File: config.mk
export PLATFORM = sky130hd
export DESIGN_NAME = ahb_to_apb_bridge
export DESIGN_NICKNAME = ahb_to_apb_bridge
export VERILOG_FILES = /design/flow/design.v
export SDC_FILE = /design/flow/constraint.sdc
export NUM_CORES = 4
export LEC_CHECK = 0
export CAP_MARGIN = 20
export CORE_MARGIN = 2
export CORE_UTILIZATION = 40
export SLEW_MARGIN = 20
File: constraint.sdc
create_clock -name core_clock -period 3.2 [get_ports {HCLK}]
set_input_delay 0.6400 -clock core_clock [delete_from_list [all_inputs] [get_ports {HCLK}]]
set_output_delay 0.6400 -clock core_clock [all_outputs]
set_load 0.01 [all_outputs]
File: design.v
module positive_edge_detector(
	clk,
	in,
	out
);
input clk;
input in;
output reg out;
reg in_delay;
always @ (posedge clk)
begin
	in_delay <= in;
end
always @ (posedge clk)
begin
	out <= in & ~in_delay;
end
endmodule
module data_reg #(
        parameter APB_DW = 8
)
(
        clk,
        rst,
        i_load,
        i_data,
        o_data
);
input                           clk;
input                           rst;
input                           i_load;
input [APB_DW - 1 : 0]          i_data;
output reg [APB_DW - 1 : 0]     o_data;
always @ (posedge clk, negedge rst)
begin
        if (rst == 1'b0) begin
                o_data <= 0;
        end else
        begin
                if(i_load == 1'b1) begin
                        o_data <= i_data;
                end
        end
end
endmodule
module demux #(
        parameter RATIO = 4,
        parameter logRATIO = 2
)
( 
        i_load, 
        i_load_sel, 
        o_load
);
input                   i_load;
input   [logRATIO-1:0]  i_load_sel;
output  [RATIO-1:0]     o_load; 
genvar i;
generate 
        for (i = 0; i < RATIO; i = i + 1) begin : demux_out 
                assign o_load[i] = i_load_sel == i ? i_load : 1'b0;
        end
endgenerate
endmodule
module hwdata_mux #(
        parameter AHB_DW = 32,
        parameter APB_DW = 8,
        parameter RATIO = 4,
        parameter logRATIO = 2
)
(
        in,
        sel,
        out
);
input [AHB_DW - 1 : 0]          in;
input [logRATIO - 1 : 0]        sel;
output [APB_DW - 1 : 0]         out;
wire [APB_DW - 1 : 0] in_partial [RATIO - 1 : 0];
genvar i;
generate
        for (i = 0; i < RATIO; i = i + 1) begin : mux_inputs
                assign in_partial[i] = in [(i + 1)*APB_DW - 1 : i*APB_DW];
        end
endgenerate
assign out = in_partial[sel];
endmodule
module hrdata_reg  #(
        parameter AHB_DW = 32,
        parameter APB_DW = 8
) 
(
        clk,
        rst,
        i_PRDATA,
        i_load,
        o_HRDATA
);
localparam RATIO = AHB_DW / APB_DW;
input                   clk;
input                   rst;
input [APB_DW - 1 : 0]  i_PRDATA;
input [RATIO - 1 : 0]   i_load;
output [AHB_DW - 1 : 0] o_HRDATA;
genvar i;
generate
        for (i = 0; i < RATIO; i = i + 1) begin : regs
                data_reg #(
                        .APB_DW(APB_DW)
                )
                r_data (
                        .clk(clk),
                        .rst(rst),
                        .i_load(i_load[i]),
                        .i_data(i_PRDATA),
                        .o_data(o_HRDATA[((i+1)*APB_DW - 1): i*APB_DW])
                );
        end
endgenerate
endmodule
module fifo_memory #(
        parameter AHB_AW = 32,
        parameter AHB_DW = 32,
        parameter FIFO_SIZE = 8
)
(
        clk,
        rst_n,
        i_haddr,
        i_hwdata,
        i_hsize,
        o_haddr,
        o_hwdata,
        o_hsize,
        o_fifo_full,
        o_fifo_empty,
        i_write,
        i_read
);
localparam FIFO_WIDTH = AHB_AW + AHB_DW + 3;
localparam logSIZE = clog2(FIFO_SIZE);
input                   clk;
input                   rst_n;
input [AHB_AW - 1 : 0]  i_haddr;
input [AHB_DW - 1 : 0]  i_hwdata;
input [2 : 0]           i_hsize;
input                   i_write;
input                   i_read;
output [AHB_AW - 1 : 0] o_haddr;
output [AHB_DW - 1 : 0] o_hwdata;
output [2 : 0]          o_hsize;
output reg              o_fifo_full;
output reg              o_fifo_empty;
reg [logSIZE : 0]               r_ptr_r;                                 
reg [logSIZE : 0]               w_ptr_r;                                 
reg [AHB_AW - 1 : 0]            fifo_mem_haddr_r [FIFO_SIZE - 1 : 0];    
reg [AHB_DW - 1 : 0]            fifo_mem_hwdata_r [FIFO_SIZE - 1 : 0];   
reg [2 : 0]                     fifo_mem_hsize_r [FIFO_SIZE - 1 : 0];    
wire    fifo_we_w;               
wire    fifo_re_w;               
wire    fifo_msb_comp_w;         
wire    pointer_equal_w;         
function integer clog2 (input integer n); 
integer j; 
begin 
        if(n > 1) begin
                n = n - 1;
                for (j = 0; n > 0; j = j + 1)        
                        n = n >> 1;
                clog2 = j;
        end else
        begin
                clog2 = 1;
        end
end
endfunction
assign fifo_msb_comp_w = w_ptr_r[logSIZE] ^ r_ptr_r[logSIZE];
assign fifo_we_w = (~o_fifo_full) & i_write;
assign fifo_re_w = (~o_fifo_empty) & i_read;
assign pointer_equal_w = (w_ptr_r[logSIZE - 1 : 0] - r_ptr_r [logSIZE - 1 : 0]) ? 1'b0 : 1'b1;
always @ (*)
begin
        o_fifo_full = fifo_msb_comp_w & pointer_equal_w;
        o_fifo_empty = (~fifo_msb_comp_w) & pointer_equal_w;
end 
always @ (posedge clk)
begin
        if(fifo_we_w) begin
                fifo_mem_haddr_r[w_ptr_r[logSIZE - 1 : 0]] <= i_haddr;
                fifo_mem_hwdata_r[w_ptr_r[logSIZE - 1 : 0]] <= i_hwdata;
                fifo_mem_hsize_r[w_ptr_r[logSIZE - 1 : 0]] <= i_hsize;
        end
end
assign o_haddr = fifo_mem_haddr_r[r_ptr_r[logSIZE - 1 : 0]];
assign o_hwdata = fifo_mem_hwdata_r[r_ptr_r[logSIZE - 1 : 0]];
assign o_hsize = fifo_mem_hsize_r[r_ptr_r[logSIZE - 1 : 0]];
always @ (posedge clk, negedge rst_n)
begin
        if (rst_n == 1'b0) begin
                r_ptr_r <= 0;
        end else
        begin
                if(fifo_re_w) begin
                        r_ptr_r <= r_ptr_r + 1'b1;
                end
        end
end
always @ (posedge clk, negedge rst_n)
begin
        if (rst_n == 1'b0) begin
                w_ptr_r <= 0;
        end else
        begin
                if(fifo_we_w) begin
                        w_ptr_r <= w_ptr_r + 1'b1;
                end
        end
end
endmodule
module internal_logic #(
        parameter AHB_AW = 32,
        parameter AHB_DW = 32
)
(
        hclk,
        rst_n,
        i_haddr_read,
        i_haddr_write,
        i_hsize_read,
        i_hsize_write,
        i_hready,
        o_haddr,
        o_hsize,
        i_fifo_empty,
        i_read_transfer,
        o_start_transfer
);
input hclk;
input rst_n;
input [AHB_AW - 1 : 0]  i_haddr_read;
input [AHB_AW - 1 : 0]  i_haddr_write;
input [2:0]             i_hsize_read;
input [2:0]             i_hsize_write;
input                   i_hready;
output [AHB_AW - 1 : 0] o_haddr;
output [2:0]            o_hsize;
input                   i_fifo_empty;
input                   i_read_transfer;
output                  o_start_transfer;
wire                    w_start_read_transfer;
wire                    w_start_write_transfer;
wire                    w_fifo_not_empty_detector;
wire                    w_start_read_transfer_detector;
wire                    w_start_write_transfer_detector;
reg                     r_hready_delay;
assign o_haddr = i_fifo_empty ? i_haddr_read : i_haddr_write;
assign o_hsize = i_fifo_empty ? i_hsize_read : i_hsize_write;
assign w_start_read_transfer = i_read_transfer & i_fifo_empty;
assign w_start_write_transfer = (r_hready_delay & (~i_fifo_empty)) | w_fifo_not_empty_detector;
always @ (posedge hclk)
begin
        r_hready_delay <= i_hready;
end
assign o_start_transfer = w_start_read_transfer_detector | w_start_write_transfer_detector;  
positive_edge_detector START_READ_TRANSFER(
        .clk(hclk),
        .in(w_start_read_transfer),
        .out(w_start_read_transfer_detector)
);
positive_edge_detector START_WRITE_TRANSFER(
        .clk(hclk),
        .in(w_start_write_transfer),
        .out(w_start_write_transfer_detector)
);
positive_edge_detector FIFO_NOT_EMPTY_DETECTOR(
        .clk(hclk),
        .in(~i_fifo_empty),
        .out(w_fifo_not_empty_detector)
);
endmodule
module ahb
#(
	parameter AHB_AW = 32,
	parameter AHB_DW = 32,
        parameter APB_DW = 8
)
(
	HCLK,				 
	HRESETn,			 
	i_HADDR,			 
	o_HADDR,			 
	i_HWRITE,			 
	i_HSIZE,			 
	o_HSIZE,			 
	o_HREADY,			 
	i_HREADY,			 
	i_HSEL,			         
	o_start_read_transfer, 	         
        o_start_write_transfer,          
        i_fifo_full,                     
        i_fifo_empty,                    
	i_HRESP,			 
	o_HRESP,			 
	i_HRDATA,		         
	o_HRDATA			 
);
input                   HCLK;
input                   HRESETn;
input [(AHB_AW-1):0]    i_HADDR;
input [2:0]             i_HSIZE;
input                   i_HWRITE;
input                   i_HREADY;
input                   i_HSEL;
input [(AHB_DW-1):0]    i_HRDATA;
input                   i_HRESP;
input                   i_fifo_full;
input                   i_fifo_empty;
output reg [(AHB_AW-1):0] o_HADDR;
output reg [2:0] o_HSIZE;
output reg o_start_read_transfer;
output reg o_start_write_transfer;
output reg o_HREADY;
output reg[(AHB_DW-1):0] o_HRDATA;
output o_HRESP;
localparam [1:0]
AHB_IDLE = 2'b00,
AHB_READ = 2'b01,
AHB_WRITE = 2'b10;
reg [1:0] r_current_state;
reg [1:0] r_next_state;
always @ (posedge HCLK, negedge HRESETn)
begin
	if(HRESETn == 0) begin
		r_current_state <= AHB_IDLE;
	end else
	begin
		r_current_state <= r_next_state;
	end
end
always @ (*)
begin
	r_next_state = r_current_state;
	case(r_current_state)
		AHB_IDLE: begin
			if (i_HSEL == 1'b1) begin 
				if (i_HWRITE == 1'b1) begin
                                        r_next_state = AHB_WRITE;
                                end else
                                begin
                                        r_next_state = AHB_READ;
                                end
			end
                end
		AHB_READ: begin
			if(i_HREADY == 1'b1 && i_fifo_empty == 1'b1) begin
                                if (i_HSEL == 1'b1) begin
                                        if (i_HWRITE == 1'b1) begin
                                                r_next_state = AHB_WRITE;
                                        end
                                end else
                                begin
                                        r_next_state = AHB_IDLE;
                                end
			end
		end
                AHB_WRITE: begin
                        if (i_fifo_full == 1'b0) begin
                                if (i_HSEL == 1'b0) begin
                                        r_next_state = AHB_IDLE;
                                end else
                                begin
                                        if (i_HWRITE == 1'b0) begin
                                                r_next_state = AHB_READ;
                                        end
                                end
                        end
                end
		default: begin
			r_next_state = AHB_IDLE;
		end
	endcase
end
always @ (*)
begin
	case(r_current_state)
		AHB_IDLE: begin
			o_start_read_transfer = 1'b0;
			o_HREADY = 1'b1;
                        o_start_write_transfer = 1'b0;
		end
		AHB_READ: begin
			o_HREADY = 1'b0;
			o_start_read_transfer = 1'b1;
                        o_start_write_transfer = 1'b0;
		end
                AHB_WRITE: begin
                        o_start_read_transfer = 1'b0;
                        o_start_write_transfer = 1'b1;
                        if (i_fifo_full == 1'b1) begin
                                o_HREADY = 1'b0;
                        end else
                        begin
                                o_HREADY = 1'b1;
                        end
                end
		default: begin
			o_start_read_transfer = 1'b0;
			o_HREADY = 1'b1;
                        o_start_write_transfer = 1'b0;
		end
	endcase
end
always @ (posedge HCLK, negedge HRESETn)
begin
        if(HRESETn == 1'b0) begin
		o_HADDR <= 0;
		o_HSIZE <= 0;
	end else
	begin
                if (o_HREADY == 1'b1 && i_HSEL == 1'b1) begin
                        o_HADDR <= i_HADDR;
			o_HSIZE <= i_HSIZE;
                end
	end
end
assign o_HRESP = i_HRESP;
always @ (*)
begin
        if(o_HSIZE < APB_DW) begin
                case(APB_DW)
			16: begin
                                if (o_HADDR[0] == 1'b1) begin
                                        o_HRDATA = {i_HRDATA[7:0],i_HRDATA[AHB_DW - 1 : 8]};
                                end else
                                begin
                                        o_HRDATA = i_HRDATA;
                                end
                        end
                        32: begin
                                case (o_HADDR[1:0])
                                        2'b00: begin
                                                o_HRDATA = i_HRDATA;
                                        end
                                        2'b01: begin
                                                o_HRDATA = {i_HRDATA[7:0],i_HRDATA[AHB_DW - 1 : 8]};
                                        end
                                        2'b10: begin
                                                o_HRDATA = {i_HRDATA[15:0],i_HRDATA[AHB_DW - 1 : 16]};
                                        end
                                        2'b11: begin
                                                o_HRDATA = {i_HRDATA[23:0],i_HRDATA[AHB_DW - 1 : 24]};
                                        end
                                        default: begin
                                                o_HRDATA = i_HADDR;
                                        end
                                endcase
                        end
                        default: begin
                                o_HRDATA = i_HRDATA;
                        end
                endcase
        end else
        begin
                o_HRDATA = i_HRDATA;
        end
end
endmodule
module apb
#(
        parameter AHB_AW = 32,
        parameter APB_AW = 32,
        parameter AHB_DW = 32,
        parameter APB_DW = 8
)
(
        PCLK,                    
        PRESETn,                 
        i_HADDR,                 
        i_HSIZE,                 
        i_HWDATA,                
        o_HRESP,                 
        o_HREADY,                
        i_start_transfer,        
        o_load,                  
        i_fifo_empty,            
        o_PADDR,                 
        o_PSEL,                  
        o_PENABLE,               
        o_PWRITE,                
        o_PWDATA,                
        i_PREADY,                
        i_PSLVERR                
);
localparam APB_DW_B = APB_DW / 8;        
localparam RATIO = AHB_DW / APB_DW;      
localparam logRATIO = clog2(RATIO);       
input [(AHB_AW-1):0]    i_HADDR;
input [2:0]             i_HSIZE;
input [AHB_DW - 1 : 0]  i_HWDATA;
input                   i_start_transfer;
output [RATIO - 1 : 0]  o_load;
input                   i_fifo_empty;
output o_HREADY;
output o_HRESP;
input PCLK;
input PRESETn;
input i_PREADY;
input i_PSLVERR;
output reg[(APB_AW-1):0] o_PADDR;
output reg o_PWRITE;
output reg o_PSEL;
output reg o_PENABLE;
output [(APB_DW - 1) : 0] o_PWDATA;
reg [7:0] r_cnt;
reg [7:0] r_hsize_byte_decoded;
reg [(logRATIO - 1):0] r_load_sel;
reg hready;
localparam [1:0]
APB_IDLE = 2'b00,
APB_SETUP = 2'b01,
APB_ACCESS = 2'b10;
reg [1:0] r_current_state;
reg [1:0] r_next_state;
function integer clog2 (input integer n); 
integer j; 
begin 
        if(n > 1) begin
                n = n - 1;
                for (j = 0; n > 0; j = j + 1)        
                        n = n >> 1;
                clog2 = j;
        end else
        begin
                clog2 = 1;
        end
end
endfunction
always @ (posedge PCLK, negedge PRESETn)
begin
        if(PRESETn == 0) begin
                r_current_state <= APB_IDLE;
        end else
        begin
                r_current_state <= r_next_state;
        end
end
always @ (*)
begin
        r_next_state = r_current_state;
        case(r_current_state)
                APB_IDLE: begin
                        if(i_start_transfer == 1'b1) begin
                                r_next_state = APB_SETUP;
                        end
                end
                APB_SETUP: begin
                        r_next_state = APB_ACCESS;
                end
                APB_ACCESS: begin
                        if(i_PREADY == 1'b1) begin
                                if(r_cnt == 0) begin
                                        r_next_state = APB_IDLE;
                                end else
                                begin
                                        r_next_state = APB_SETUP;
                                end
                        end
                end
                default: begin
                r_next_state = APB_IDLE;
                end
        endcase
end
always @ (*)
begin
        case(r_current_state)
                APB_IDLE: begin
                        hready = 1'b1;
                        o_PSEL = 1'b0;
                        o_PENABLE = 1'b0;
                end
                APB_SETUP: begin
                        hready = 1'b0;
                        o_PSEL = 1'b1;
                        o_PENABLE = 1'b0;
                end
                APB_ACCESS: begin
                        hready = 1'b0;
                        o_PSEL = 1'b1;
                        o_PENABLE = 1'b1;
                end
                default: begin
                        hready = 1'b1;
                        o_PSEL = 1'b0;
                        o_PENABLE = 1'b0;
                end
        endcase
end
always @ (*)
begin
        case(i_HSIZE)
                3'b000: begin
                        r_hsize_byte_decoded = 1;
                end
                3'b001: begin
                        r_hsize_byte_decoded = 2;
                end
                3'b010: begin
                        r_hsize_byte_decoded = 4;
                end
                3'b011: begin
                        r_hsize_byte_decoded = 8;
                end
                3'b100: begin
                        r_hsize_byte_decoded = 16;
                end
                3'b101: begin
                        r_hsize_byte_decoded = 32;
                end
                3'b110: begin
                        r_hsize_byte_decoded = 64;
                end
                3'b111: begin
                        r_hsize_byte_decoded = 128;
                end
                default: begin
                        r_hsize_byte_decoded = 4;
                end
        endcase
end
always @ (posedge PCLK, negedge PRESETn)
begin
        if(PRESETn == 1'b0) begin
                r_cnt <= 0;
                r_load_sel <= 0;
        end else
        begin
                case(r_current_state) 
                        APB_IDLE: begin
                                r_load_sel <= 0;
                                if(r_hsize_byte_decoded > APB_DW_B) begin
                                        r_cnt <= r_hsize_byte_decoded;
                                end else
                                begin
                                        r_cnt <= APB_DW_B;
                                end
                        end
                        APB_SETUP: begin
                                r_cnt <= r_cnt - APB_DW_B;
                        end
                        APB_ACCESS: begin
                                if (i_PREADY == 1'b1 && r_cnt > 0) begin
                                        r_load_sel <= r_load_sel + 1'b1;
                                end
                        end
                endcase
        end
end
always @ (posedge PCLK)
begin
        if (i_fifo_empty == 1'b1) begin
                o_PWRITE <= 1'b0;
        end else
        begin
                o_PWRITE <= 1'b1;
        end
end
always @ (posedge PCLK, negedge PRESETn)
begin
        if(PRESETn == 1'b0) begin
                o_PADDR <= 0;
        end else
        begin
                case(r_current_state)
                        APB_IDLE: begin
                                o_PADDR <= i_HADDR;  
                                case (APB_DW_B)
                                        2: begin
                                                o_PADDR [0] <= 1'b0;
                                        end
                                        4: begin
                                                o_PADDR [1:0] <= 2'b0;
                                        end
                                endcase
                        end
                        APB_ACCESS: begin
                                if (i_PREADY == 1'b1) begin
                                        o_PADDR <= o_PADDR + APB_DW_B;
                                end
                        end
                endcase
        end
end
assign o_HRESP = i_PSLVERR;
generate
        if(RATIO > 1) begin
                hwdata_mux #(
                        .AHB_DW(AHB_DW),
                        .APB_DW(APB_DW),
                        .RATIO(RATIO),
                        .logRATIO(logRATIO)
                )
                HWDATA_MUX(
                        .in(i_HWDATA),
                        .sel(r_load_sel),
                        .out(o_PWDATA)
                );
        end else
        begin
                assign o_PWDATA = i_HWDATA;
        end
endgenerate
demux #(
        .RATIO(RATIO),
        .logRATIO(logRATIO)
)
load_demux(
        .i_load(i_PREADY),
        .i_load_sel(r_load_sel),
        .o_load(o_load)
);
positive_edge_detector hready_detector(
        .clk(PCLK),
        .in(hready),
        .out(o_HREADY)
);
endmodule
module ahb_to_apb_bridge
#(
        parameter AHB_AW = 32,
        parameter APB_AW = 32,
        parameter AHB_DW = 32,
        parameter APB_DW = 8,
        parameter FIFO_SIZE = 8
)
(
        HCLK,        
        HRESETn,     
        HADDR,       
        HSIZE,       
        HWDATA,      
        HWRITE,      
        HRDATA,      
        HREADY,      
        HRESP,       
        HSELAPB,     
        PADDR,       
        PSEL,        
        PENABLE,     
        PWRITE,      
        PWDATA,      
        PRDATA,      
        PREADY,      
        PSLVERR      
);
localparam RATIO = AHB_DW / APB_DW;
input                   HCLK;
input                   HRESETn;
input [(AHB_AW-1):0]    HADDR;
input [2:0]             HSIZE;
input [(AHB_DW-1):0]    HWDATA;
input                   HWRITE;
input                   HSELAPB;
output [(AHB_DW-1):0]   HRDATA;
output                  HREADY;
output                  HRESP;
input [(APB_DW-1):0]    PRDATA;
input                   PREADY;
input                   PSLVERR;
output [(APB_AW-1):0]   PADDR;
output                  PSEL;
output                  PENABLE;
output                  PWRITE;
output [(APB_DW-1):0]   PWDATA;
wire                    w_hwrite_ahb_to_apb;
wire [AHB_DW - 1 : 0]   w_hrdata_apb_to_ahb;
wire [AHB_AW - 1 : 0]   w_haddr;
wire [2:0]              w_hsize;
wire                    w_hready;
wire                    w_fifo_empty;
wire                    w_fifo_full;
wire [AHB_DW - 1 : 0]   w_hrdata_hrdata_r_to_ahb;
wire                    w_hresp_apb_to_ahb;
wire                    w_read_transfer_ahb_to_internal_logic;
wire                    w_write_transfer_ahb_to_fifo;
wire [AHB_AW - 1 : 0]   w_haddr_fifo_to_internal_logic;
wire [AHB_DW - 1 : 0]   w_hwdata_fifo_to_apb;
wire [2:0]              w_hsize_fifo_to_internal_logic;
wire [AHB_AW - 1 : 0]   w_haddr_internal_logic_to_apb;
wire [2:0]              w_hsize_internal_logic_to_apb;
wire                    w_start_transfer_internal_logic_to_apb;
wire [RATIO - 1 : 0]    w_load_apb_to_hrdata_r;
ahb #(
        .AHB_AW(AHB_AW),
        .AHB_DW(AHB_DW),
        .APB_DW(APB_DW))
AHB (
        .HCLK(HCLK),
        .HRESETn(HRESETn),
        .i_HADDR(HADDR),
        .o_HADDR(w_haddr),
        .i_HSIZE(HSIZE),
        .o_HSIZE(w_hsize),
        .i_HWRITE(HWRITE),
        .i_HRDATA(w_hrdata_hrdata_r_to_ahb),
        .o_HRDATA(HRDATA),
        .i_HREADY(w_hready),
        .o_HREADY(HREADY),
        .i_HRESP(w_hresp_apb_to_ahb),
        .o_HRESP(HRESP),
        .i_HSEL(HSELAPB),
        .o_start_read_transfer(w_read_transfer_ahb_to_internal_logic),
        .o_start_write_transfer(w_write_transfer_ahb_to_fifo),
        .i_fifo_full(w_fifo_full),
        .i_fifo_empty(w_fifo_empty)
);
fifo_memory #(
        .AHB_AW(AHB_AW),
        .AHB_DW(AHB_DW),
        .FIFO_SIZE(FIFO_SIZE))
FIFO_MEMORY(
        .clk(HCLK),
        .rst_n(HRESETn),
        .i_haddr(w_haddr),
        .i_hwdata(HWDATA),
        .i_hsize(w_hsize),
        .o_haddr(w_haddr_fifo_to_internal_logic),
        .o_hwdata(w_hwdata_fifo_to_apb),
        .o_hsize(w_hsize_fifo_to_internal_logic),
        .o_fifo_full(w_fifo_full),
        .o_fifo_empty(w_fifo_empty),
        .i_write(w_write_transfer_ahb_to_fifo),
        .i_read(w_hready)
);
internal_logic #(
        .AHB_AW(AHB_AW),
        .AHB_DW(AHB_DW))
INTERNAL_LOGIC(
        .hclk(HCLK),
        .rst_n(HRESETn),
        .i_haddr_read(w_haddr),
        .i_haddr_write(w_haddr_fifo_to_internal_logic),
        .i_hsize_read(w_hsize),
        .i_hsize_write(w_hsize_fifo_to_internal_logic),
        .i_hready(w_hready),
        .o_haddr(w_haddr_internal_logic_to_apb),
        .o_hsize(w_hsize_internal_logic_to_apb),
        .i_fifo_empty(w_fifo_empty),
        .i_read_transfer(w_read_transfer_ahb_to_internal_logic),
        .o_start_transfer(w_start_transfer_internal_logic_to_apb)
); 
hrdata_reg #(
        .AHB_DW(AHB_DW),
        .APB_DW(APB_DW))
HRDATA_REG (
        .clk(HCLK),
        .rst(HRESETn),
        .i_PRDATA(PRDATA),
        .i_load(w_load_apb_to_hrdata_r),
        .o_HRDATA(w_hrdata_hrdata_r_to_ahb)
);
apb #(
        .AHB_AW(AHB_AW),
        .APB_AW(APB_AW),
        .AHB_DW(AHB_DW),
        .APB_DW(APB_DW))
APB (
        .PCLK(HCLK),                         
        .PRESETn(HRESETn),                   
        .i_HADDR(w_haddr_internal_logic_to_apb),             
        .i_HSIZE(w_hsize_internal_logic_to_apb),            
        .i_HWDATA(w_hwdata_fifo_to_apb),          
        .o_HRESP(w_hresp_apb_to_ahb),            
        .o_HREADY(w_hready),          
        .i_start_transfer(w_start_transfer_internal_logic_to_apb),    
        .i_fifo_empty(w_fifo_empty),
        .o_PADDR(PADDR),                       
        .o_PENABLE(PENABLE),                   
        .o_PSEL(PSEL),                         
        .i_PREADY(PREADY),                     
        .o_PWRITE(PWRITE),                     
        .i_PSLVERR(PSLVERR),                   
        .o_PWDATA(PWDATA),                     
        .o_load(w_load_apb_to_hrdata_r)
);
endmodule
File: run.sh
#!/bin/bash
# the make line also repeats each setting of config.mk as NAME=value (left out here)
make -C /OpenROAD-flow-scripts/flow DESIGN_CONFIG=/design/flow/config.mk WORK_HOME=/design/flow/orfs CLKGATE_MAP_FILE= finish
==> results of run 1 <==
final cells by class:
| cell class | count | share of cell area |
|---|---|---|
| sequential | 668 | 0.5919 |
| inverter | 13 | 0.001721 |
| clock buffer | 97 | 0.06037 |
| clock inverter | 34 | 0.01166 |
| timing repair buffer | 250 | 0.08197 |
| antenna | 2 | 0.0001529 |
| tap | 864 | 0.03303 |
| multi-input combinational | 661 | 0.2192 |
repair_timing:
| action | CTS | global route |
|---|---|---|
| setup endpoints to repair | 9 | 106 |
| pin swaps | 9 | 7 |
| gates cloned | 1 | 0 |
| endpoints found under the hold margin | 0 | 0 |
| gates resized | 65 | 14 |
| setup buffers | 16 | 4 |
per-stage QoR:
stage	total power [mW]	hold slack (ns)
finish	21.82	0.06872
CTS	21.98	0.07419
floorplan	11.94	0.3444
global placement	13.67	0.3719
global route	22.65	0.08430
detailed placement	13.74	0.3742
per-layer routing:
layer	track usage	vias up
li1	-	6220
met4	0.04722	12
met5	0	-
met2	0.2979	397
met3	0.04039	107
met1	0.2476	7366
==> results.json, run 1 <==
{
  "status": "complete, but fails checks",
  "failed_checks": "setup timing",
  "pg_comb_mw": 3.07,
  "setup-tns-final_ns": -2.881,
  "layout_setup_ws_ns": -0.4144,
  "worst_pin_slew_ns": 1.047,
  "crit_required_ns": 2.56,
  "fp-row-count": 94,
  "path_buffers": 5,
  "grt_max_degree": 70,
  "instances_no_fill": 2589,
  "syn-cell-area_um2": 26780,
  "fillers": 5384,
  "dr_wl_met3_um": 3459,
  "regArea_um2": 19370,
  "fmax_mhz": 276.7,
  "wl_met2_um": 30170,
  "synth_seq_share": 0.7228,
  "vias": 14100,
  "grt_usage": 0.1821,
  "synth_top_area_share": 0.6010,
  "r2r-end": "FIFO_MEMORY.fifo_mem_hwdata_r[1][2]",
  "edf_count": 536,
  "p_sw_frac": 0.2449,
  "ys_sh_mux": 0.1658,
  "maxPowerGroup": "registers",
  "logic_family": "multiplexers",
  "setup_violations": 8,
  "seq_cell_power_mw": 10.5,
  "holdBufCountCts": 0,
  "fp_util": 0.4059,
  "yosys_warnings": 7,
  "cts.sinks": 668,
  "place_hpwl_um": 37550,
  "slew_violations": 0,
  "dieArea_um2": 69040,
  "post-place-ws_ns": -0.1796,
  "routed_wl_um": 62280,
  "coreArea_um2": 65980,
  "startpoint_type": "flip-flop",
  "path_class": "reg -> out",
  "cp-end-kind": "output pin",
  "critical_path_depth": 9,
  "gp_congestion": 0.8045,
  "skew_ns": 0.01817,
  "wl_met1_um": 27240,
  "highest_layer": "met5",
  "ys_sh_adder": 0.005606,
  "crit_path_cell_trace": "buf_12 > buf_8 > buf_6 > mux4_2 > mux2_4 > a222oi_1 > buf_4 > mux2i_4 > buf_6",
  "p_clk_mw": 8.26,
  "ir_worst_vdd_mv": 0.5277,
  "area_growth_pct": 22.20,
  "ys.flop_type": "edfxtp_1",
  "viasPerCell": 5.447,
  "numSynthFlops": 668,
  "clkLatencyLatePin_ns": 0.61,
  "dr.pass1.iters": 5,
  "cts_tree": "yes",
  "cp_max_fo": 7,
  "seqPwrFrac": 0.481,
  "dp_cells": 2436,
  "cts_made_buffers": 71,
  "final_nets": 1758,
  "cts-htree-levels": 3,
  "wl_per_cell_um": 24.05,
  "r2r_cells": 10,
  "grt-ovfl-total": 0,
  "intPower_mw": 16.48,
  "clk_pin_slew_worst_paths_ns": 0.06,
  "warnings": 34,
  "top_area_cell": "edfxtp_1",
  "avgSynthCellArea_um2": 18.89,
  "simple_gate_share": 0.03953,
  "reg2reg_setup_slack_ns": 0.09,
  "fp.dieH_um": 262.8,
  "xor_share": 0.01266,
  "logic_area_um2": 7174,
  "combPwrFrac": 0.141,
  "aoi_share": 0.03691,
  "yosysCellCount": 1418,
  "ys_chip_area_um2": 26780,
  "cts-root-buf": "clkbuf_16",
  "grt_pass1_wl_um": 93760,
  "slowest_delay_ns": 0.56,
  "clockBufferDepth": 3,
  "switchingPower_mw": 5.343,
  "crit_arrival_ns": 2.97,
  "clkPwrFrac": 0.378,
  "path_common_cell": "buf_6",
  "cpMaxStageDelayCell": "dfrtp_4",
  "synth_top_cell_by_count": "edfxtp_1",
  "min_period_ns": 3.614,
  "rr_startpoint": "FIFO_MEMORY.r_ptr_r[0]",
  "synth_nets": 1511,
  "syn_inst": 1418,
  "antenna_found_initial": 8,
  "powerDensity_nw_per_um2": 666.7,
  "port_buffers": 155,
  "crit_start": "FIFO_MEMORY.r_ptr_r[0]",
  "synth_cell_types": 66,
  "slew_headroom": 0.3012,
  "grt_pass1_vias": 14610,
  "critPathTopFamily": "multiplexers",
  "p_leak_nw": 10.85,
  "placed_area_um2": 30030,
  "io_pins": 158,
  "finalInstanceArea_um2": 32730,
  "synthTopCellsByCount": "edfxtp_1 (536), mux4_2 (134), dfrtp_1 (121)",
  "hold_violations": 0,
  "hp-class": "in -> async",
  "drtIter0Drc": 1045,
  "rsz0062_at_grt": "yes",
  "topCellsByArea": "edfxtp_1 (60%), dfrtp_1 (11%), mux4_2 (11%)",
  "finalCritPeriodShare": 1.129,
  "async_flop_share": 0.1841,
  "crit_end": "PWDATA[7]",
  "post-route-util": 0.4960,
  "maxCapViolations": 0,
  "drc": 0,
  "antenna_left": 0,
  "die_w_um": 262.8
}
==> run 2, diff against run 1 <==
- CORE_UTILIZATION: 40 -> 69
- TNS_END_PERCENT: unset -> 10
- clock period: 3.2 -> 3.36 ns (I/O delays scaled with it)
==> run 2 against run 1 <==
Net effect: the layout still fails its checks (setup timing); count of clock-buffer cells in the layout shrank 6; largest power group unchanged; largest cell class unchanged; critical path depth shrank 1; non-clock buffer count shrank 13; synthesized cell count is the same; power shrank 8.5%; flip-flop count is the same; design area shrank 2.8%; first-iteration DRC count grew 47%; clock power shrank 13%.
==> results.json, run 2 <==
{
  "io_pins": 158,
  "cp-end-kind": "output pin",
  "drc": 0,
  "failed_checks": "setup timing",
  "crit_required_ns": 2.69,
  "die_w_um": 201.0,
  "startpoint_type": "flip-flop",
  "clk_pin_slew_worst_paths_ns": 0.06,
  "power_mw": 19.96,
  "topCellsByArea": "edfxtp_1 (60%), dfrtp_1 (11%), mux4_2 (11%)",
  "p_clk_mw": 7.19,
  "r2r-end": "APB.o_PADDR[27]",
  "clkLatencyLatePin_ns": 0.59,
  "syn-cell-area_um2": 26780,
  "crit_start": "FIFO_MEMORY.r_ptr_r[0]",
  "dieArea_um2": 40410,
  "critPathTopFamily": "multiplexers",
  "yosysCellCount": 1418,
  "timing.hold.ws_ns": 0.1224,
  "ys_chip_area_um2": 26780,
  "xor_share": 0.01266,
  "synth_seq_share": 0.7228,
  "crit_path_cell_trace": "buf_12 > buf_16 > buf_12 > mux4_2 > mux2_2 > a222oi_1 > mux2i_1 > buf_2",
  "avgSynthCellArea_um2": 18.89,
  "ys_sh_adder": 0.005606,
  "ys.flop_type": "edfxtp_1",
  "cpMaxStageDelayCell": "dfrtp_4",
  "path_buffers": 4,
  "synth_nets": 1511,
  "combPwrFrac": 0.139,
  "fp_util": 0.6962,
  "cp_max_fo": 7,
  "syn_inst": 1418,
  "cts-htree-levels": 3,
  "place_hpwl_um": 34870,
  "crit_arrival_ns": 3.00,
  "r2r_cells": 9,
  "grt_usage": 0.3110,
  "cts_tree": "yes",
  "drtIter0Drc": 1540,
  "grt_pass1_wl_um": 93240,
  "layout_setup_ws_ns": -0.3090,
  "reg2reg_setup_slack_ns": 0.39,
  "cts_made_buffers": 67,
  "ys_sh_mux": 0.1658,
  "logic_family": "multiplexers",
  "seqPwrFrac": 0.501,
  "warnings": 36,
  "min_period_ns": 3.669,
  "p_leak_nw": 10.64,
  "pg_comb_mw": 2.78,
  "seq_cell_power_mw": 9.99,
  "worst_pin_slew_ns": 0.8031,
  "grt_pass1_vias": 15100,
  "switchingPower_mw": 4.967,
  "finalInstanceArea_um2": 31810,
  "fp.dieH_um": 201.0,
  "slew_headroom": 0.4646,
  "synth_top_area_share": 0.6010,
  "maxCapViolations": 0,
  "aoi_share": 0.03691,
  "grt-ovfl-total": 0,
  "synthTopCellsByCount": "edfxtp_1 (536), mux4_2 (134), dfrtp_1 (121)",
  "skew_ns": 0.02069,
  "dr.pass1.iters": 6,
  "crit_end": "PWDATA[7]",
  "maxPowerGroup": "registers",
  "clkPwrFrac": 0.360,
  "vias": 14430,
  "grt_max_degree": 76,
  "simple_gate_share": 0.03953,
  "port_buffers": 155,
  "post-route-util": 0.8271,
  "rsz0062_at_grt": "yes",
  "hp-class": "in -> async",
  "finalCritPeriodShare": 1.092,
  "fp-row-count": 72,
  "slowest_delay_ns": 0.50,
  "antenna_found_initial": 2,
  "ir_worst_vdd_mv": 0.5024,
  "holdBufCountCts": 0,
  "yosys_warnings": 7,
  "wl_per_cell_um": 27.37,
  "edf_count": 536,
  "placed_area_um2": 29530,
  "p_sw_frac": 0.2488,
  "coreArea_um2": 38470,
  "slew_violations": 0,
  "gp_congestion": 0.8257,
  "final_nets": 1741,
  "critical_path_depth": 8,
  "routed_wl_um": 60790,
  "setup_violations": 8,
  "path_common_cell": "buf_12",
  "fmax_mhz": 272.6,
  "top_area_cell": "edfxtp_1",
  "intPower_mw": 14.99,
  "powerDensity_nw_per_um2": 627.4,
  "async_flop_share": 0.1841,
  "synth_cell_types": 66,
  "antenna_left": 0,
  "status": "complete, but fails checks",
  "numSynthFlops": 668,
  "area_growth_pct": 18.80,
  "path_class": "reg -> out",
  "rr_startpoint": "FIFO_MEMORY.r_ptr_r[0]",
  "cts.sinks": 668,
  "viasPerCell": 6.496,
  "synth_top_cell_by_count": "edfxtp_1",
  "cts-root-buf": "clkbuf_16",
  "hold_violations": 0,
  "post-place-ws_ns": -0.04066,
  "clockBufferDepth": 3
}
## run 2: repair_timing
| action | 4_1_cts | 5_1_grt |
|---|---|---|
| gates resized | 43 | 2 |
| buffers inserted | 9 | 1 |
| gates cloned | 1 | 0 |
| pin swaps | 7 | 4 |
| setup endpoints to repair | 9 | 8 |
## run 2: stage by stage
step | instances | TNS, ns
global route | 2220 | -2.605
detailed placement | 2086 | -0.04066
finish | 2221 | -1.929
global placement | 2086 | 0
floorplan | 1418 | -66.84
CTS | 2219 | -1.908
## run 2: cell type report
cell class	count	area, um2
multi-input combinational	661	7101
antenna	1	2.502
clock inverter	32	235.2
inverter	13	56.30
timing repair buffer	237	2532
tap	518	648.1
fill	1867	6653
clock buffer	91	1871
sequential	668	19370
## run 2: metal layers
metal,GRT usage,wire [um]
met5,0,13
met4,0.1045,1489
met3,0.04886,4676
met2,0.4996,30400
met1,0.4488,24210
==> run 3, diff against run 2 <==
- ABC_AREA: unset -> 1
- CORE_UTILIZATION: 69 -> 31
- CTS_CLUSTER_DIAMETER: unset -> 250
- GPL_ROUTABILITY_DRIVEN: unset -> 1
- GPL_TIMING_DRIVEN: unset -> 1
- MAX_ROUTING_LAYER: unset -> met4
- PLACE_DENSITY_LB_ADDON: unset -> 0.15
- TNS_END_PERCENT: 10 -> 60
- clock period: 3.36 -> 3.2 ns (I/O delays scaled with it)
==> run 3 against run 2 <==
Net effect: combinational power increased to 4.3 times the previous value; still fails the layout checks on setup timing; design area is 7.6% higher; global-route usage fell by 13 points; hold slack got worse by 0.10 ns; largest power group unchanged; via count up 35%; routed wire length up 36%; clock skew is 0.012 ns higher; non-clock buffer count rose by 3; highest routed layer is now met4.
==> results.json, run 3 <==
{
  "synth_seq_share": 0.6887,
  "worst_pin_slew_ns": 0.9580,
  "switchingPower_mw": 12.29,
  "synth_top_cell_by_count": "nand2_1",
  "hold_violations": 0,
  "gp_congestion": 0.8498,
  "combPwrFrac": 0.370,
  "xor_share": 0.004096,
  "rsz0062_at_grt": "yes",
  "critical_path_depth": 9,
  "drtIter0Drc": 1560,
  "layout_setup_ws_ns": -0.07562,
  "post-place-ws_ns": 0.04828,
  "critPathTopFamily": "AND-OR/OR-AND gates",
  "rr_startpoint": "FIFO_MEMORY.r_ptr_r[1]",
  "fp.dieH_um": 305.1,
  "hp-class": "in -> async",
  "cp_max_fo": 8,
  "grt_pass1_wl_um": 124300,
  "syn-cell-area_um2": 28100,
  "dieArea_um2": 93080,
  "finalCritPeriodShare": 1.024,
  "yosysCellCount": 2573,
  "intPower_mw": 19.86,
  "die_w_um": 305.1,
  "maxPowerGroup": "registers",
  "p_clk_mw": 8.23,
  "min_period_ns": 3.276,
  "ir_worst_vdd_mv": 0.5206,
  "cts-htree-levels": 3,
  "fp_util": 0.3127,
  "cp-end-kind": "output pin",
  "placed_area_um2": 31460,
  "fillers": 8661,
  "ys_sh_mux": 0.001068,
  "routed_wl_um": 82520,
  "crit_required_ns": 2.56,
  "synth_top_area_share": 0.5727,
  "p_leak_nw": 12.67,
  "logic_family": "simple AND/OR/NAND/NOR gates",
  "status": "complete, but fails checks",
  "vias": 19450,
  "powerDensity_nw_per_um2": 939.0,
  "ys.flop_type": "edfxtp_1",
  "topCellsByArea": "edfxtp_1 (57%), dfrtp_1 (11%), nand2_1 (7.6%)",
  "cts-root-buf": "clkbuf_16",
  "cts.sinks": 668,
  "failed_checks": "setup timing",
  "crit_path_cell_trace": "buf_12 > buf_16 > o21ai_0 > o21ai_1 > o211ai_1 > nand2_1 > nor2_4 > nor2_4 > buf_6",
  "antenna_left": 0,
  "async_flop_share": 0.1841,
  "maxCapViolations": 0,
  "ys_sh_adder": 0.005342,
  "seqPwrFrac": 0.375,
  "simple_gate_share": 0.1702,
  "grt-ovfl-total": 0,
  "ys_chip_area_um2": 28100,
  "seq_cell_power_mw": 12.0,
  "numSynthFlops": 668,
  "grt_pass1_vias": 19420,
  "aoi_share": 0.09180,
  "io_pins": 158,
  "dp_cells": 3838,
  "wl_per_cell_um": 20.68,
  "clk_pin_slew_worst_paths_ns": 0.06,
  "post-route-util": 0.3810,
  "slew_violations": 0,
  "top_area_cell": "edfxtp_1",
  "edf_count": 536,
  "fmax_mhz": 305.3,
  "cts_made_buffers": 73,
  "path_class": "reg -> out",
  "instances_no_fill": 3990,
  "skew_ns": 0.03295,
  "holdBufCountCts": 0,
  "startpoint_type": "flip-flop",
  "coreArea_um2": 89870,
  "synthTopCellsByCount": "nand2_1 (570), edfxtp_1 (536), nor2_1 (396)",
  "yosys_warnings": 7,
  "dr.pass1.iters": 5,
  "syn_inst": 2573,
  "slowest_delay_ns": 0.51,
  "antenna_found_initial": 1,
  "crit_end": "PWDATA[3]",
  "clockBufferDepth": 3,
  "port_buffers": 155,
  "r2r_cells": 13,
  "viasPerCell": 4.876,
  "final_nets": 2848,
  "finalInstanceArea_um2": 34240,
  "r2r-end": "FIFO_MEMORY.fifo_mem_hwdata_r[6][5]",
  "avgSynthCellArea_um2": 10.92,
  "synth_nets": 2666,
  "path_buffers": 3,
  "warnings": 37,
  "reg2reg_setup_slack_ns": 0.33,
  "p_sw_frac": 0.3823,
  "clkPwrFrac": 0.256,
  "drc": 0,
  "grt_max_degree": 128,
  "grt_usage": 0.1811,
  "crit_arrival_ns": 2.64,
  "path_common_cell": "nor2_4",
  "crit_start": "FIFO_MEMORY.r_ptr_r[0]",
  "cpMaxStageDelayCell": "dfrtp_4",
  "area_growth_pct": 21.84,
  "clkLatencyLatePin_ns": 0.62,
  "slew_headroom": 0.3613,
  "pg_comb_mw": 11.9,
  "synth_cell_types": 44,
  "setup_violations": 4,
  "fp-row-count": 110,
  "place_hpwl_um": 49140,
  "cts_tree": "yes"
}
-- run 3: metrics by stage --
| stage | power, mW | TNS [ns] | hold slack (ns) |
|---|---|---|---|
| 6_report | 32.16 | -0.1464 | 0.01788 |
| 3_3_place_gp | 23.36 | 0 | 0.3746 |
| 4_1_cts | 32.20 | -0.5193 | 0.02651 |
| 5_1_grt | 34.25 | -0.9163 | 0.05754 |
| 2_1_floorplan | 18.59 | -68.33 | 0.3444 |
| 3_5_place_dp | 23.49 | 0 | 0.3765 |
-- run 3: final cells by class --
cell class | count | area, um2 | area share
timing repair inverter | 2 | 25.02 | 0.0007308
multi-input combinational | 1660 | 7895 | 0.2306
inverter | 110 | 435.4 | 0.01272
timing repair buffer | 240 | 2719 | 0.07940
clock buffer | 102 | 2028 | 0.05923
tap | 1176 | 1471 | 0.04297
clock inverter | 30 | 297.8 | 0.008696
sequential | 668 | 19370 | 0.5656
antenna | 2 | 5.005 | 0.0001462
-- run 3: timing repair --
| action | 4_1_cts | 5_1_grt |
|---|---|---|
| pin swaps | 13 | 26 |
| gates resized | 62 | 45 |
| endpoints found under the setup margin | 9 | 9 |
| gates cloned | 5 | 4 |
| buffers inserted | 5 | 4 |
-- run 3: routing by layer --
metal / track usage / routed length (um) / up-vias
met1: 0.2407 / 37820 / 9639
met3: 0.02955 / 3857 / 104
met2: 0.2882 / 39200 / 421
met4: 0.04778 / 1647 / 0
li1: - / - / 9290
met5: - / 0 / -
==> run 4, diff against run 3 <==
- ABC_AREA: 1 -> unset
- CORE_UTILIZATION: 31 -> 72
- CTS_CLUSTER_DIAMETER: 250 -> 52
- GPL_ROUTABILITY_DRIVEN: 1 -> unset
- GPL_TIMING_DRIVEN: 1 -> unset
- MAX_ROUTING_LAYER: met4 -> unset
- PLACE_DENSITY_LB_ADDON: 0.15 -> unset
- SETUP_SLACK_MARGIN: unset -> 1.13
- TNS_END_PERCENT: 60 -> unset
- clock period: 3.2 -> 3.78 ns (I/O delays scaled with it)
==> run 4 against run 3 <==
Net effect: the flow now stops in clock tree synthesis; synthesized cell count decreased by 45%; synthesized area decreased by 4.7%; die area decreased by 58%.
==> results.json, run 4 <==
{
  "avgSynthCellArea_um2": 18.89,
  "edf_count": 536,
  "xor_share": 0.01266,
  "die_w_um": 196.9,
  "simple_gate_share": 0.03953,
  "numSynthFlops": 668,
  "top_area_cell": "edfxtp_1",
  "async_flop_share": 0.1841,
  "syn_inst": 1418,
  "aoi_share": 0.03691,
  "fp.dieH_um": 196.9,
  "status": "did not finish",
  "synth_cell_types": 66,
  "yosysCellCount": 1418,
  "io_pins": 158,
  "tool.error": "[ERROR DPL-0033] detailed placement checks failed during check placement.",
  "yosys_warnings": 7,
  "dp_cells": 2016,
  "synth_seq_share": 0.7228,
  "ys.flop_type": "edfxtp_1",
  "fp-row-count": 70,
  "synth_nets": 1511,
  "logic_family": "multiplexers",
  "synth_top_cell_by_count": "edfxtp_1",
  "ys_sh_mux": 0.1658,
  "coreArea_um2": 36610,
  "syn-cell-area_um2": 26780,
  "post-place-ws_ns": 0.07607,
  "ys_chip_area_um2": 26780,
  "fp_util": 0.7315,
  "gp_congestion": 0.8523,
  "flow.stopped_at": "clock tree synthesis",
  "ys_sh_adder": 0.005606,
  "dieArea_um2": 38750,
  "port_buffers": 155,
  "placed_area_um2": 29270,
  "synth_top_area_share": 0.6010,
  "topCellsByArea": "edfxtp_1 (60%), dfrtp_1 (11%), mux4_2 (11%)",
  "place_hpwl_um": 33830,
  "synthTopCellsByCount": "edfxtp_1 (536), mux4_2 (134), dfrtp_1 (121)"
}
==> run 5, diff against run 4 <==
- CAP_MARGIN: 20 -> 0
- CTS_CLUSTER_DIAMETER: 52 -> 40
- CTS_CLUSTER_SIZE: unset -> 34
- SETUP_SLACK_MARGIN: 1.13 -> 0.8
- clock period: 3.78 -> 3.09 ns (I/O delays scaled with it)
==> run 5 against run 4 <==
Net effect: the layout now fails its checks (setup timing); synthesized cell count unchanged; synthesized area is the same; die area unchanged.
==> results.json, run 5 <==
{
  "clockBufferDepth": 3,
  "drtIter0Drc": 3849,
  "crit_start": "FIFO_MEMORY.r_ptr_r[0]",
  "seq_cell_power_mw": 11.1,
  "ys_sh_mux": 0.1658,
  "maxPowerGroup": "registers",
  "area_growth_pct": 27.13,
  "startpoint_type": "flip-flop",
  "holdBufCountCts": 0,
  "path_common_cell": "buf_4",
  "grt_usage": 0.4452,
  "grt_pass1_wl_um": 121400,
  "yosys_warnings": 7,
  "fmax_mhz": 260.2,
  "failed_checks": "setup timing",
  "clk_pin_slew_worst_paths_ns": 0.07,
  "ys_chip_area_um2": 26780,
  "dr.pass1.iters": 19,
  "coreArea_um2": 36610,
  "status": "complete, but fails checks",
  "powerDensity_nw_per_um2": 701.3,
  "cts_tree": "yes",
  "fillers": 893,
  "r2r-end": "APB.o_PADDR[4]",
  "cpMaxStageDelayCell": "dfrtp_4",
  "synth_top_cell_by_count": "edfxtp_1",
  "min_period_ns": 3.843,
  "finalCritPeriodShare": 1.244,
  "r2r_cells": 15,
  "clkPwrFrac": 0.383,
  "p_sw_frac": 0.2962,
  "synth_nets": 1511,
  "fp_util": 0.7315,
  "switchingPower_mw": 7.073,
  "yosysCellCount": 1418,
  "io_pins": 158,
  "cts-root-buf": "clkbuf_16",
  "synthTopCellsByCount": "edfxtp_1 (536), mux4_2 (134), dfrtp_1 (121)",
  "grt-ovfl-total": 0,
  "grt_max_degree": 56,
  "logic_family": "multiplexers",
  "ys_sh_adder": 0.005606,
  "hold_violations": 0,
  "xor_share": 0.01266,
  "rsz0062_at_grt": "yes",
  "syn_inst": 1418,
  "cp-end-kind": "output pin",
  "gp_congestion": 0.8794,
  "ir_worst_vdd_mv": 0.7477,
  "aoi_share": 0.03691,
  "p_clk_mw": 9.15,
  "combPwrFrac": 0.154,
  "fp-row-count": 70,
  "die_w_um": 196.9,
  "async_flop_share": 0.1841,
  "skew_ns": 0.03875,
  "simple_gate_share": 0.03953,
  "edf_count": 536,
  "drc": 0,
  "worst_pin_slew_ns": 1.165,
  "p_leak_nw": 11.68,
  "pg_comb_mw": 3.67,
  "synth_seq_share": 0.7228,
  "crit_end": "PWDATA[2]",
  "setup_violations": 451,
  "viasPerCell": 8.087,
  "reg2reg_setup_slack_ns": -0.74,
  "dp_cells": 2062,
  "fp.dieH_um": 196.9,
  "topCellsByArea": "edfxtp_1 (60%), dfrtp_1 (11%), mux4_2 (11%)",
  "ys.flop_type": "edfxtp_1",
  "cts_made_buffers": 71,
  "slowest_delay_ns": 0.56,
  "port_buffers": 155,
  "avgSynthCellArea_um2": 18.89,
  "intPower_mw": 16.80,
  "syn-cell-area_um2": 26780,
  "antenna_left": 0,
  "wl_per_cell_um": 43.72,
  "crit_arrival_ns": 3.22,
  "cts.sinks": 668,
  "critical_path_depth": 8,
  "path_class": "reg -> out",
  "crit_path_cell_trace": "buf_4 > buf_4 > buf_4 > mux4_2 > mux2_4 > a222oi_1 > mux2i_1 > buf_2",
  "seqPwrFrac": 0.463,
  "routed_wl_um": 99940,
  "path_buffers": 4,
  "synth_cell_types": 66,
  "rr_startpoint": "FIFO_MEMORY.r_ptr_r[0]",
  "slew_headroom": 0.2226,
  "crit_required_ns": 2.47,
  "slew_violations": 0,
  "dieArea_um2": 38750,
  "maxCapViolations": 0,
  "instances_no_fill": 2286,
  "setup-tns-final_ns": -42.94,
  "top_area_cell": "edfxtp_1",
  "critPathTopFamily": "multiplexers",
  "final_nets": 1854,
  "synth_top_area_share": 0.6010,
  "place_hpwl_um": 35520,
  "layout_setup_ws_ns": -0.7527,
  "grt_pass1_vias": 17550,
  "hp-class": "in -> async",
  "cp_max_fo": 6,
  "warnings": 36,
  "clkLatencyLatePin_ns": 0.62,
  "antenna_found_initial": 7,
  "vias": 18490,
  "numSynthFlops": 668,
  "cts-htree-levels": 3
}
run 5: cell type report:
class,count,area [um2],area share
Multi-Input combinational cell,661,7311,0.2147
Antenna cell,3,7.507,0.0002205
Timing Repair Buffer,346,4369,0.1283
Inverter,13,80.08,0.002352
Clock buffer,82,1861,0.05465
Sequential cell,668,19370,0.5689
Tap cell,468,585.6,0.01720
Clock inverter,45,464.2,0.01363
run 5: layer usage:
| metal | track usage | wire length [um] | vias up |
|---|---|---|---|
| li1 | - | - | 6403 |
| met4 | 0.2339 | 9625 | 12 |
| met2 | 0.7157 | 44530 | 2462 |
| met1 | 0.5753 | 28820 | 8821 |
| met3 | 0.1090 | 16760 | 789 |
| met5 | 0 | 207 | - |
run 5: what timing repair did:
action,4_1_cts,5_1_grt
setup endpoints to repair,643,653
buffers inserted,38,21
gates cloned,22,13
resized,99,70
pin swaps,26,31
run 5: metrics by stage:
step,power (mW),util,area (um2),setup slack [ns],hold slack [ns]
6_report,23.88,0.9300,34050,-0.7527,0.1120
5_1_grt,24.08,0.9298,34040,-0.7828,0.1591
4_1_cts,22.58,0.9091,33280,-0.5138,0.1245
3_5_place_dp,14.09,0.8109,29690,-0.1266,0.3747
3_3_place_gp,13.99,0.8109,29690,-0.1238,0.3697
2_1_floorplan,12.37,-,26970,-0.7671,0.3224
==> run 6, diff against run 5 <==
- ABC_AREA: unset -> 1
- CAP_MARGIN: 0 -> 20
- CELL_PAD_IN_SITES_GLOBAL_PLACEMENT: unset -> 0
- CORE_ASPECT_RATIO: unset -> 0.85
- CORE_UTILIZATION: 72 -> 71
- CTS_CLUSTER_DIAMETER: 40 -> 355
- CTS_CLUSTER_SIZE: 34 -> 29
- MAX_ROUTING_LAYER: unset -> met4
- PLACE_DENSITY: unset -> 0.38
- SETUP_SLACK_MARGIN: 0.8 -> 0.84
- clock period: 3.09 -> 2.94 ns (I/O delays scaled with it)
==> run 6 against run 5 <==
Net effect: the layout still fails its checks (setup timing); global-route usage decreased by 5.0 points; hold slack got worse by 0.11 ns; via count increased by 20%; non-clock buffer count decreased by 22.
==> results.json, run 6 <==
{
  "cp_max_fo": 12,
  "maxCapViolations": 0,
  "clkPwrFrac": 0.142,
  "synth_top_area_share": 0.5727,
  "wl_per_cell_um": 26.44,
  "ir_worst_vdd_mv": 0.8237,
  "reg2reg_setup_slack_ns": -0.02,
  "power_mw": 33.47,
  "clk_pin_slew_worst_paths_ns": 0.12,
  "min_period_ns": 3.373,
  "xor_share": 0.004096,
  "layout_setup_ws_ns": -0.4331,
  "rsz0062_at_grt": "yes",
  "die_w_um": 219.8,
  "timing.hold.ws_ns": 0.003195,
  "setup_violations": 31,
  "critPathTopFamily": "AND-OR/OR-AND gates",
  "dieArea_um2": 41200,
  "drtIter0Drc": 3676,
  "syn_inst": 2573,
  "post-route-util": 0.8604,
  "slew_headroom": 0.4988,
  "grt_pass1_vias": 20880,
  "slowest_delay_ns": 0.59,
  "port_buffers": 155,
  "combPwrFrac": 0.465,
  "startpoint_type": "flip-flop",
  "antenna_found_initial": 0,
  "failed_checks": "setup timing",
  "top_area_cell": "edfxtp_1",
  "syn-cell-area_um2": 28100,
  "cp-end-kind": "output pin",
  "finalCritPeriodShare": 1.147,
  "powerDensity_nw_per_um2": 991.5,
  "grt_usage": 0.3957,
  "viasPerCell": 6.685,
  "p_leak_nw": 12.67,
  "yosys_warnings": 7,
  "avgSynthCellArea_um2": 10.92,
  "yosysCellCount": 2573,
  "grt_pass1_wl_um": 119100,
  "crit_end": "PWDATA[7]",
  "p_sw_frac": 0.4246,
  "switchingPower_mw": 14.21,
  "maxPowerGroup": "combinational cells",
  "cts-htree-levels": 1,
  "cpMaxStageDelayCell": "dfrtp_4",
  "ys.flop_type": "edfxtp_1",
  "status": "complete, but fails checks",
  "async_flop_share": 0.1841,
  "edf_count": 536,
  "instances_no_fill": 3332,
  "dp_cells": 3187,
  "ys_sh_mux": 0.001068,
  "fp.dieH_um": 187.4,
  "area_growth_pct": 20.11,
  "final_nets": 2887,
  "slew_violations": 0,
  "routed_wl_um": 88110,
  "fp-row-count": 67,
  "grt-ovfl-total": 0,
  "post-place-ws_ns": -0.07567,
  "gp_congestion": 0.9344,
  "warnings": 40,
  "clkLatencyLatePin_ns": 0.63,
  "simple_gate_share": 0.1702,
  "antenna_cells": 0,
  "finalInstanceArea_um2": 33760,
  "holdBufCountCts": 0,
  "path_class": "reg -> out",
  "crit_arrival_ns": 2.79,
  "coreArea_um2": 39230,
  "p_clk_mw": 4.74,
  "dr.pass1.iters": 7,
  "synthTopCellsByCount": "nand2_1 (570), edfxtp_1 (536), nor2_1 (396)",
  "intPower_mw": 19.26,
  "clockBufferDepth": 3,
  "numSynthFlops": 668,
  "ys_sh_adder": 0.005342,
  "hold_violations": 0,
  "seq_cell_power_mw": 13.2,
  "drc": 0,
  "antenna_left": 0,
  "crit_required_ns": 2.35,
  "crit_path_cell_trace": "buf_16 > buf_12 > nor2_4 > nor2_1 > o21ai_1 > o21ai_1 > o211ai_1 > nand2_1 > nor2_2 > nor2_2 > buf_2",
  "logic_family": "simple AND/OR/NAND/NOR gates",
  "r2r-end": "FIFO_MEMORY.fifo_mem_haddr_r[2][19]",
  "synth_cell_types": 44,
  "vias": 22280,
  "fp_util": 0.7164,
  "path_buffers": 3,
  "cts.sinks": 668,
  "pg_comb_mw": 15.6,
  "placed_area_um2": 30720,
  "ys_chip_area_um2": 28100,
  "cts_tree": "yes",
  "r2r_cells": 15,
  "synth_seq_share": 0.6887,
  "io_pins": 158,
  "synth_nets": 2666,
  "cts-root-buf": "clkbuf_16",
  "seqPwrFrac": 0.394,
  "rr_startpoint": "FIFO_MEMORY.r_ptr_r[0]",
  "hp-class": "in -> async",
  "synth_top_cell_by_count": "nand2_1",
  "worst_pin_slew_ns": 0.7518,
  "critical_path_depth": 11,
  "topCellsByArea": "edfxtp_1 (57%), dfrtp_1 (11%), nand2_1 (7.6%)",
  "setup-tns-final_ns": -3.299,
  "grt_max_degree": 124,
  "skew_ns": 0.04369,
  "crit_start": "FIFO_MEMORY.r_ptr_r[0]",
  "aoi_share": 0.09180,
  "place_hpwl_um": 45250,
  "fmax_mhz": 296.5,
  "cts_made_buffers": 27
}
-- run 6: area by class of cell --
type	count	area (um2)
sequential	668	19360
multi-input combinational	1661	8224
fill	1837	5475
timing repair buffer	324	4232
clock buffer	47	750.7
tap	517	646.9
inverter	110	451.7
clock inverter	3	56.30
timing repair inverter	2	31.28
-- run 6: layer usage --
layer  up-vias  track usage  routed length, um
met5         -            -                  0
met2      1948       0.5995              40990
li1       9341            -                  -
met1     10630       0.5526              30090
met4         0       0.1169               4040
met3       356      0.07935              12980
-- run 6: timing repair --
item / CTS / global route
pin swaps: 71 / 47
buffers inserted: 23 / 30
gates cloned: 13 / 29
gates resized: 184 / 108
endpoints found under the setup margin: 704 / 704
==> run 7, diff against run 6 <==
- ABC_AREA: 1 -> unset
- CELL_PAD_IN_SITES_GLOBAL_PLACEMENT: 0 -> unset
- CORE_ASPECT_RATIO: 0.85 -> unset
- CORE_UTILIZATION: 71 -> 30
- CTS_CLUSTER_DIAMETER: 355 -> unset
- CTS_CLUSTER_SIZE: 29 -> unset
- MAX_ROUTING_LAYER: met4 -> unset
- PLACE_DENSITY: 0.38 -> unset
- SETUP_SLACK_MARGIN: 0.84 -> unset
- clock period: 2.94 -> 6.17 ns (I/O delays scaled with it)
==> run 7 against run 6 <==
Net effect: design area decreased by 5.3%; sequential power is 59% lower; clock skew shrank 0.013 ns; the run now finishes clean; via count is 37% lower; cell count down 16%; non-clock buffer count is 137 lower; critical path type unchanged; worst setup slack gained 1.6 ns; global-route usage down 26 points; largest cell class unchanged.
==> results.json, run 7 <==
{
  "status": "timing/DRC/antenna clean",
  "port_buffers": 155,
  "setup_violations": 0,
  "final_nets": 1692,
  "routed_wl_um": 63810,
  "p_sw_frac": 0.2440,
  "slew_headroom": 0.3435,
  "ys_sh_mux": 0.1658,
  "logic_family": "multiplexers",
  "fillers": 8220,
  "synth_cell_types": 66,
  "grt_usage": 0.1391,
  "finalInstanceArea_um2": 31970,
  "holdCritStartpoint": "INTERNAL_LOGIC.START_READ_TRANSFER.in_delay",
  "fmax_mhz": 199.2,
  "clockBufferDepth": 3,
  "ir_worst_vdd_mv": 0.2765,
  "cts_made_buffers": 68,
  "crit_required_ns": 4.94,
  "yosysCellCount": 1418,
  "powerDensity_nw_per_um2": 347.4,
  "crit_end": "PWDATA[7]",
  "synth_top_cell_by_count": "edfxtp_1",
  "crit_path_cell_trace": "buf_4 > mux4_2 > mux2_2 > a222oi_1 > mux2i_1 > clkdlybuf4s50_1",
  "aoi_share": 0.03691,
  "p_leak_nw": 10.30,
  "crit_arrival_ns": 3.79,
  "setup-tns-final_ns": 0,
  "path_buffers": 2,
  "syn_inst": 1418,
  "post-place-ws_ns": 1.695,
  "grt_pass1_wl_um": 94430,
  "maxPowerGroup": "registers",
  "critical_path_depth": 6,
  "place_hpwl_um": 38870,
  "rr_startpoint": "FIFO_MEMORY.r_ptr_r[1]",
  "cp-end-kind": "output pin",
  "wl_per_cell_um": 22.67,
  "hold_depth": 1,
  "yosys_warnings": 7,
  "grt_max_degree": 71,
  "cts.sinks": 668,
  "maxCapViolations": 0,
  "power_mw": 11.10,
  "numSynthFlops": 668,
  "dr.pass1.iters": 5,
  "startpoint_type": "flip-flop",
  "clkLatencyLatePin_ns": 0.60,
  "critPathTopFamily": "multiplexers",
  "finalCritPeriodShare": 0.8138,
  "worst_pin_slew_ns": 0.9847,
  "intPower_mw": 8.395,
  "r2r-end": "FIFO_MEMORY.fifo_mem_hwdata_r[3][1]",
  "cts_setup_buffers": 0,
  "r2r_cells": 10,
  "slowest_delay_ns": 0.92,
  "edf_count": 536,
  "pg_comb_mw": 1.53,
  "async_flop_share": 0.1841,
  "topCellsByArea": "edfxtp_1 (60%), dfrtp_1 (11%), mux4_2 (11%)",
  "fp-row-count": 109,
  "syn-cell-area_um2": 26780,
  "holdBufCountCts": 0,
  "fp_util": 0.3030,
  "clk_pin_slew_worst_paths_ns": 0.06,
  "seqPwrFrac": 0.491,
  "cpMaxStageDelayCell": "dfrtp_4",
  "fp.dieH_um": 302.8,
  "simple_gate_share": 0.03953,
  "min_period_ns": 5.021,
  "synth_seq_share": 0.7228,
  "grt_pass1_vias": 14350,
  "skew_ns": 0.03065,
  "ys_chip_area_um2": 26780,
  "p_clk_mw": 4.12,
  "synthTopCellsByCount": "edfxtp_1 (536), mux4_2 (134), dfrtp_1 (121)",
  "io_pins": 158,
  "crit_start": "FIFO_MEMORY.r_ptr_r[0]",
  "xor_share": 0.01266,
  "cts-root-buf": "clkbuf_16",
  "die_w_um": 302.8,
  "cts_tree": "yes",
  "layout_setup_ws_ns": 1.149,
  "synth_top_area_share": 0.6010,
  "gp_congestion": 0.8010,
  "slew_violations": 0,
  "ys.flop_type": "edfxtp_1",
  "warnings": 31,
  "cts_resized": 0,
  "viasPerCell": 4.951,
  "ys_sh_adder": 0.005606,
  "antenna_cells": 0,
  "clkPwrFrac": 0.371,
  "combPwrFrac": 0.138,
  "post-route-util": 0.3617,
  "reg2reg_setup_slack_ns": 2.17,
  "min_to": "INTERNAL_LOGIC.START_READ_TRANSFER.out",
  "switchingPower_mw": 2.709,
  "coreArea_um2": 88370,
  "hold_violations": 0,
  "area_growth_pct": 19.37,
  "drc": 0,
  "cp_max_fo": 39,
  "antenna_found_initial": 12,
  "top_area_cell": "edfxtp_1",
  "hp-class": "reg -> reg",
  "grt-ovfl-total": 0,
  "antenna_left": 0,
  "synth_nets": 1511,
  "cts-htree-levels": 3,
  "seq_cell_power_mw": 5.45,
  "vias": 13930,
  "rsz0062_at_grt": "no",
  "drtIter0Drc": 1133,
  "path_class": "reg -> out",
  "avgSynthCellArea_um2": 18.89,
  "placed_area_um2": 29730,
  "dieArea_um2": 91680
}
## run 7: area by class of cell
type / instances / area (um2) / share of cell area
Timing Repair Buffer: 187 / 1838 / 0.05749
Clock buffer: 90 / 1888 / 0.05906
Tap cell: 1165 / 1458 / 0.04560
Inverter: 13 / 51.30 / 0.001605
Multi-Input combinational cell: 661 / 7044 / 0.2204
Sequential cell: 668 / 19370 / 0.6059
Clock inverter: 30 / 320.3 / 0.01002
## run 7: metal layers
metal	track usage	vias to the layer above	part of all wire	wire length (um)
li1	-	6055	-	-
met1	0.1917	7343	0.44	28300
met2	0.2223	415	0.47	30090
met3	0.03559	101	0.066	4226
met4	0.03026	18	0.017	1087
met5	0	-	0.0017	110
## run 7: stage by stage
stage | std cells | hold WS [ns]
6_report | 2814 | 0.3820
5_1_grt | 2814 | 0.3971
3_5_place_dp | 2693 | 0.3724
2_1_floorplan | 1418 | 0.3674
4_1_cts | 2813 | 0.3810
3_3_place_gp | 2693 | 0.3721
Power is estimated from default activity; no workload was simulated.
